// alu_top
module alu_top (
    input             clk,
    input      [31:0] A,
    input      [31:0] B,
    input      [3:0]  ALU_Sel,
    output reg [31:0] ALU_Out,
    output reg        Carryout,
    output reg        Overflow
);
==> flow/config.mk <==
export PLATFORM = sky130hd
export DESIGN_NAME = alu_top
export DESIGN_NICKNAME = alu_top
export VERILOG_FILES = /design/flow/design.v
export SDC_FILE = /design/flow/constraint.sdc
export NUM_CORES = 4
export LEC_CHECK = 0
export CAP_MARGIN = 10
export CELL_PAD_IN_SITES_GLOBAL_PLACEMENT = 3
export CORE_MARGIN = 2
export CORE_UTILIZATION = 40
export CTS_CLUSTER_SIZE = 24
export HOLD_SLACK_MARGIN = 0.02
export MAX_ROUTING_LAYER = met4
export SLEW_MARGIN = 20
export TNS_END_PERCENT = 10
==> flow/constraint.sdc <==
create_clock -name core_clock -period 8.07 [get_ports {clk}]
set_input_delay 1.6140 -clock core_clock [delete_from_list [all_inputs] [get_ports {clk}]]
set_output_delay 1.6140 -clock core_clock [all_outputs]
set_load 0.01 [all_outputs]
run.sh (not shown) runs the stock make flow with config.mk's settings and CLKGATE_MAP_FILE=.
Change:
==> flow/config.mk (replaced) <==
export PLATFORM = sky130hd
export DESIGN_NAME = alu_top
export DESIGN_NICKNAME = alu_top
export VERILOG_FILES = /design/flow/design.v
export SDC_FILE = /design/flow/constraint.sdc
export NUM_CORES = 4
export LEC_CHECK = 0
export CAP_MARGIN = 20
export CORE_MARGIN = 2
export CORE_UTILIZATION = 40
export GPL_ROUTABILITY_DRIVEN = 0
export MAX_ROUTING_LAYER = met4
export SLEW_MARGIN = 20
==> flow/constraint.sdc (replaced) <==
create_clock -name core_clock -period 9.0 [get_ports {clk}]
set_input_delay 1.8000 -clock core_clock [delete_from_list [all_inputs] [get_ports {clk}]]
set_output_delay 1.8000 -clock core_clock [all_outputs]
set_load 0.01 [all_outputs]
- The changed run ran to the end with no violations
- wire length falls by 14%
- die size stays the same
- global-route usage falls by 3.7 points
- critical path depth does not change
- final cell count falls by 2.2%
- final area falls by 3.4%
- non-clock buffer count falls by 122
- setup slack improved by 0.20 ns
- synthesized cell count does not change
- core utilization falls by 1.5 points
Change:
--- a/flow/config.mk
+++ b/flow/config.mk
@@ -7,7 +7,14 @@
 export LEC_CHECK = 0
-export CAP_MARGIN = 20
+export ABC_AREA = 1
+export CAP_MARGIN = 25
+export CELL_PAD_IN_SITES_DETAIL_PLACEMENT = 2
 export CORE_MARGIN = 2
 export CORE_UTILIZATION = 40
+export CTS_CLUSTER_SIZE = 27
 export GPL_ROUTABILITY_DRIVEN = 0
+export GPL_TIMING_DRIVEN = 0
 export MAX_ROUTING_LAYER = met4
+export MIN_ROUTING_LAYER = met2
+export PLACE_DENSITY_LB_ADDON = 0.22
+export SETUP_SLACK_MARGIN = 0.33
 export SLEW_MARGIN = 20
Outcome:
- This time the run ended with an error in 5_1_grt with GRT-0116
- synthesized area rose by a little under a tenth
- synthesized cell count rose by a quarter to a third
- die size rose by a little under a tenth
Change:
==> flow/config.mk (replaced) <==
export PLATFORM = sky130hd
export DESIGN_NAME = alu_top
export DESIGN_NICKNAME = alu_top
export VERILOG_FILES = /design/flow/design.v
export SDC_FILE = /design/flow/constraint.sdc
export NUM_CORES = 4
export LEC_CHECK = 0
export CAP_MARGIN = 20
export CORE_MARGIN = 2
export CORE_UTILIZATION = 72
export PLACE_DENSITY = 0.65
export SLEW_MARGIN = 20
==> flow/constraint.sdc (replaced) <==
create_clock -name core_clock -period 6.23 [get_ports {clk}]
set_input_delay 1.2460 -clock core_clock [delete_from_list [all_inputs] [get_ports {clk}]]
set_output_delay 1.2460 -clock core_clock [all_outputs]
set_load 0.01 [all_outputs]
The changed run reached the layout checks and failed them: negative setup slack; synthesized area fell by a little under a tenth; die area is lower by well over a third; synthesized cell count goes down by a quarter to a third.

========
alu_top again, from the RTL that the note above started with.
clock: 6.67 ns
lec_check: 0
cap_margin: 15
core_aspect_ratio: 1.03
core_margin: 2
core_utilization: 72
gpl_routability_driven: 1
hold_slack_margin: -0.04
min_routing_layer: met1
place_density: 0.64
slew_margin: 20
tns_end_percent: 75
The first run finished but failed the layout checks on negative setup slack.
==> next run, changes <==
- CAP_MARGIN: 15 -> 20
- CORE_ASPECT_RATIO: 1.03 -> unset
- GPL_ROUTABILITY_DRIVEN: 1 -> unset
- HOLD_SLACK_MARGIN: -0.04 -> unset
- MIN_ROUTING_LAYER: met1 -> unset
- TNS_END_PERCENT: 75 -> unset
- clock period: 6.67 -> 6.73 ns (I/O delays scaled with it)
The changed run ran to the end with violations: negative setup slack.
Routed wire length falls slightly.
Final cell count is lower slightly.
Hold slack improved by 45 ps.
Synthesized cell count is unchanged.
Maximum frequency is about the same.
Die size is about the same.
Setup slack improves by 64 ps.

========
== run 1 ==
The RTL this note starts from:
==> flow/design.v <==
module ALU (A, B, ALU_Sel, ALU_Out, Carryout, Overflow);
parameter ADD  = 0;
parameter SUB  = 1;
parameter MUL_HIGH = 2;
parameter MUL_LOW = 3;
input [31:0] A;
input [31:0] B;
input [3:0] ALU_Sel;
output [31:0] ALU_Out;
output Carryout;
output Overflow;
reg[31:0] ALU_32Result;
reg[63:0] ALU_64Result;
always @(*)
begin
    ALU_32Result = 32'h00000000;
    ALU_64Result = 64'h0000000000000000;
    case(ALU_Sel)
        ADD:        ALU_32Result = A + B;
        SUB:        ALU_32Result = A - B;
        MUL_HIGH:	ALU_64Result = A * B;
        MUL_LOW:	ALU_64Result = A * B;
        default:
        begin
            ALU_32Result = 32'h00000000;
            ALU_64Result = 64'h0000000000000000;
        end
    endcase
end
assign ALU_Out = (ALU_Sel == MUL_LOW)? ALU_64Result[31:0]: (ALU_Sel == MUL_HIGH)? ALU_64Result[63:32]:ALU_32Result[31:0];
assign Carryout = 1'b0;
assign Overflow = 1'b0;
endmodule
module alu_top (
    input             clk,
    input      [31:0] A,
    input      [31:0] B,
    input      [3:0]  ALU_Sel,
    output reg [31:0] ALU_Out,
    output reg        Carryout,
    output reg        Overflow
);
reg [31:0] a_q, b_q;
reg [3:0]  sel_q;
wire [31:0] out_d;
wire        carry_d, ovf_d;
ALU u_alu (
    .A(a_q), .B(b_q), .ALU_Sel(sel_q),
    .ALU_Out(out_d), .Carryout(carry_d), .Overflow(ovf_d)
);
always @(posedge clk) begin
    a_q      <= A;
    b_q      <= B;
    sel_q    <= ALU_Sel;
    ALU_Out  <= out_d;
    Carryout <= carry_d;
    Overflow <= ovf_d;
end
endmodule
==> flow/config.mk <==
export PLATFORM = sky130hd
export DESIGN_NAME = alu_top
export DESIGN_NICKNAME = alu_top
export VERILOG_FILES = /design/flow/design.v
export SDC_FILE = /design/flow/constraint.sdc
export NUM_CORES = 4
export LEC_CHECK = 0
export CAP_MARGIN = 15
export CORE_ASPECT_RATIO = 1.03
export CORE_MARGIN = 2
export CORE_UTILIZATION = 72
export GPL_ROUTABILITY_DRIVEN = 1
export MIN_ROUTING_LAYER = met1
export PLACE_DENSITY = 0.64
export SLEW_MARGIN = 20
export TNS_END_PERCENT = 15
==> flow/constraint.sdc <==
create_clock -name core_clock -period 6.79 [get_ports {clk}]
set_input_delay 1.3580 -clock core_clock [delete_from_list [all_inputs] [get_ports {clk}]]
set_output_delay 1.3580 -clock core_clock [all_outputs]
set_load 0.01 [all_outputs]
Run 1 finished every stage; the final checks, however, were not passed, the failures being setup timing.
#### Input delta (run 2 over run 1)
Settings: CORE_ASPECT_RATIO removed (was 1.03); HOLD_SLACK_MARGIN newly set to -0.1; MIN_ROUTING_LAYER removed (was met1); TNS_END_PERCENT removed (was 15); CAP_MARGIN changed from 15 to 20; CTS_CLUSTER_SIZE newly set to 53; GPL_ROUTABILITY_DRIVEN removed (was 1); the clock period (ns, I/O delays scaled along) changed from 6.79 to 6.23.
Results
Taking run 1 as the reference, in run 2 clock transition at the registers of the reported paths about even, overall die area about even.
Layout checks on run 2: not met. Flow itself completed; violations: setup timing.
Looking at startpoint of the most critical setup path, the a_q[6]$_DFF_P_ result is from run 1; the a_q[17]$_DFF_P_ one comes from run 2.
Buffer count excluding the clock tree in the final layout for run 2: about 3.6% up relative to run 1
Against run 1, the final cell area of run 2 is higher.
Comparing non-clock buffer contribution to total cell area for run 1 and run 2, the smaller number came from run 1.
The clock skew on run 2 is in line with that on run 1.
Relative to run 2, the following input files were edited for run 3:
Settings: PLACE_DENSITY no longer set, was 0.64; CORE_UTILIZATION now 40, was 72; HOLD_SLACK_MARGIN no longer set, was -0.1; CTS_CLUSTER_SIZE no longer set, was 53; the clock period (ns, I/O delays scaled along) now 9.0, was 6.23.
Notes after the runs:
- Run 2 finished all stages; however, its layout fails the closing checks, the failures being setup timing.
- Run 3: full flow OK, the timing, design-rule and antenna checks passed
- Run 3 against run 2: maximum fanout along the worst path increased by 5 relative to the old numbers, final critical-path setup slack moved up, fraction of area in registers saw an increase, area overhead of the layout relative to synthesis went down by 13 points, routed wire length now smaller.
Edits applied to the flow inputs when going from run 3 to run 4:
Settings: SETUP_SLACK_MARGIN now 1.26, previously not set; the clock period (ns, I/O delays scaled along) now 8.62, was 9.0.
--- outcome ---
Total instance count after detailed placement ends up higher on run 4. Run 4 reports its launching instance or port of the critical path as a_q[10]$_DFF_P_ while run 3 reports b_q[11]$_DFF_P_. Detailed-route via count (higher): run 4. Against run 3 as the reference, run 4 delivers a higher global-route wire length before repair. Diff run 3 -> run 4: routed via count divided by cell count increased by 0.82% relative to the old numbers.
Here is what was changed in the inputs of run 5 compared with run 4.
Settings: changing SETUP_SLACK_MARGIN from 1.26 to 1.87; changing CORE_UTILIZATION from 40 to 58; changing the clock period (ns, I/O delays scaled along) from 8.62 to 6.39.
### Flow results
Run 5: all stages done; final checks FAILED (setup timing). Compared with run 4, wire length in run 5 increased by a few percent. Compared with run 4, run 5 shows a lower footprint of the flip-flops and latches. Per the comparison of run 5 with run 4, cell depth of the worst hold path rose by 2, sum of buffers and inverters on the critical path shrank by 3, share of the final layout cell area in multi-input gates shrank by 3.4 points, count of non-CTS buffers in the layout has increased.
